==> flow/design.v <==
module averager
    #(parameter int
        power = 8,  
        N = 12)     
    (
        input logic clk,
        reset,
        EN,
        input logic [N-1:0] Din,    
        output logic [N-1:0] Q      
    );
    logic [N-1:0] REG_ARRAY [2**power:1];
    logic [power+N-1:0] sum;
    assign Q = sum[power+N-1:power];
    always_ff @(posedge clk) begin
        if (reset) begin
            sum <= 0;
            for (int j = 1; j <= 2**power; j++) begin
                REG_ARRAY[j] <= 0;
            end
        end
        else if (EN) begin
            sum <= sum + Din - REG_ARRAY[2**power];
            for (int j = 2**power; j > 1; j--) begin
                REG_ARRAY[j] <= REG_ARRAY[j-1];
            end
            REG_ARRAY[1] <= Din;
        end
    end
endmodule
module adc_processing #(
    parameter int SCALING_FACTOR = 310866,
    parameter int SHIFT_FACTOR   = 19,
    parameter int NEGATIVE_FACTOR = 12
) (
    input  logic        clk,
    input  logic        reset,
    input  logic        ready,
    input  logic [15:0] data,
    output logic [15:0] ave_data,
    output logic [15:0] scaled_adc_data
);
    localparam int SCALING_FACTOR_WIDTH = $clog2(SCALING_FACTOR) + 1;
    localparam int INTERMEDIATE_WIDTH = 16 + SCALING_FACTOR_WIDTH;
    logic [INTERMEDIATE_WIDTH-1:0] scaled_adc_data_temp; 
    logic [15:0] scaled_adc_data_pipe;
    averager #(
        .power(8),  
        .N(16)      
    ) AVERAGER (
        .reset(reset),
        .clk(clk),
        .EN(ready),
        .Din(data),
        .Q(ave_data)
    );
    always_ff @(posedge clk) begin
        if (reset) begin
            scaled_adc_data <= 0;
            scaled_adc_data_temp <= 0;
            scaled_adc_data_pipe <= 0;
        end
        else if (ready) begin
            scaled_adc_data_temp <= ave_data * SCALING_FACTOR;             
            scaled_adc_data_pipe <= scaled_adc_data_temp >> SHIFT_FACTOR;  
            scaled_adc_data      <= scaled_adc_data_pipe - 12;             
        end                                                
    end                                                    
endmodule
Settings: LEC_CHECK=0, ABC_AREA=0, CAP_MARGIN=20, CORE_ASPECT_RATIO=1.17, CORE_MARGIN=2, CORE_UTILIZATION=72, CTS_CLUSTER_SIZE=41, GPL_ROUTABILITY_DRIVEN=0, PLACE_DENSITY_LB_ADDON=0.0, SETUP_SLACK_MARGIN=1.12, SLEW_MARGIN=25; clock period 3.84 ns.
run.sh (not shown) runs the stock make flow with config.mk's settings and CLKGATE_MAP_FILE=.
The starting point reached the layout checks and failed them: setup timing.
Edit:
- ABC_AREA: 0 -> unset
- CORE_ASPECT_RATIO: 1.17 -> unset
- CTS_CLUSTER_SIZE: 41 -> unset
- GPL_ROUTABILITY_DRIVEN: 0 -> unset
- SETUP_SLACK_MARGIN: 1.12 -> 1.3
- SLEW_MARGIN: 25 -> 20
- clock period: 3.84 -> 4.43 ns (I/O delays scaled with it)
After rerunning:
- The changed run finished with setup timing left
- design area is lower by 0.88%
- die area hardly moves
- global-route usage climbs by 0.24 points
- cell count is about the same
- power came out lower by 14%

Setup of job 505:
Starts from the design.v that is shown in full above.
make LEC_CHECK=0 ABC_AREA=0 CAP_MARGIN=20 CELL_PAD_IN_SITES_DETAIL_PLACEMENT=1 CORE_MARGIN=5 CORE_UTILIZATION=40 CTS_CLUSTER_DIAMETER=179 GPL_TIMING_DRIVEN=1 MIN_ROUTING_LAYER=met2 SLEW_MARGIN=20 TNS_END_PERCENT=30 finish   # period 5.93 ns
In summary, job 505 completed successfully, with a layout that passed the timing, design-rule and antenna checks.
Edits applied to the flow inputs when going from job 505 to job 9872:
- a change of CORE_UTILIZATION from 40 to 50
- a deleted ABC_AREA that had been 0
- a deleted CTS_CLUSTER_DIAMETER that had been 179
- a deleted CELL_PAD_IN_SITES_DETAIL_PLACEMENT that had been 1
- a change of CORE_MARGIN from 5 to 2
- a deleted MIN_ROUTING_LAYER that had been met2
- a deleted TNS_END_PERCENT that had been 30
- an added PLACE_DENSITY of 0.6
- a deleted GPL_TIMING_DRIVEN that had been 1
- a change of the clock period (ns, I/O delays scaled along) from 5.93 to 6.29
==> comparison <==
- The adder and majority gate portion of the synthesized area on job 505 is in line with that on job 9872.
- Going from job 505 to job 9872, count of clock-buffer cells in the layout shrinks by 38.
- Comparing job 9872 and job 505, total power density per cell area is higher on job 505.
- The final layout from job 9872, which completed every stage, passed the timing, design-rule and antenna checks at the end of the flow.
- Compared with job 505, in job 9872 fmax lower; utilization after layout higher; placer's final routability congestion estimate lower; die span in y lower.
#### Input delta (job 8080 over job 9872)
- changing CORE_UTILIZATION from 50 to 37
## What came out
Power after layout ended up 2.2% lower on job 8080 than on job 9872. On final worst-path setup slack, job 9872 beats job 8080. Job 8080 improves on job 9872 in worst hold slack. The clock edge transition at the registers on the reported setup and hold paths on job 8080 is in line with that on job 9872. Job 8080 against job 9872: count of placed standard cells in the final layout, fillers left out now sits higher, combinational power shows a reduction of about 8%. The lower non-clock buffer area fraction after layout came out of job 8080.

RTL: the design.v shown in full above, as it stands there.
Settings: LEC_CHECK=0, ABC_AREA=1, CAP_MARGIN=20, CORE_MARGIN=2, CORE_UTILIZATION=40, GPL_TIMING_DRIVEN=0, SLEW_MARGIN=20; clock period 10.0 ns.
Then changed:
Settings changed: CORE_UTILIZATION 40 to 72, CTS_CLUSTER_SIZE set to 15, GPL_TIMING_DRIVEN 0 to not set, PLACE_DENSITY_LB_ADDON set to 0.04, SETUP_SLACK_MARGIN set to 1.1.
Clock period 10.0 ns to 3.85 ns, I/O delays scaled along.
Effect:
- The changed run reached the layout checks and failed them: negative setup slack
- design area came out lower by 3.3%
- worst setup slack loses 5.2 ns
- hold slack loses 0.047 ns
- power came out higher to 2.7 times its value
- routed wire length came out lower by 14%
- clock-buffer cell count came out lower by 70
- non-clock buffer count came out lower by 1007
- global-route usage came out higher by 9.0 points

// adc_processing: RTL as listed in full above, without the edits since
clock: 4.8 ns
lec_check: 0
abc_area: 1
cap_margin: 20
core_margin: 2
core_utilization: 72
cts_cluster_size: 14
place_density_lb_addon: 0.03
setup_slack_margin: 1.2
slew_margin: 20
The first run produced a layout that fails on negative setup slack.
Rerun with:
- PLACE_DENSITY_LB_ADDON: 0.03 -> 0.15
- SETUP_SLACK_MARGIN: 1.2 -> 1.3
- clock period: 4.8 -> 4.43 ns (I/O delays scaled with it)
=> The new run completed, yet does not pass: negative setup slack. Count of clock-buffer cells in the layout went up by 14. Utilization increases by 0.27 points. Design area rose by 0.34%. Clock skew goes down by 23 ps. Register-to-register slack loses 430 ps. Worst setup slack gets worse by 430 ps. Combinational power rose by 12%. Worst hold slack gains 18 ps. Critical path depth stays the same. Area after synthesis is unchanged. Clock power came out higher by 8.0%.
Power figures rest on the tool's default switching activity, not on a simulated workload.
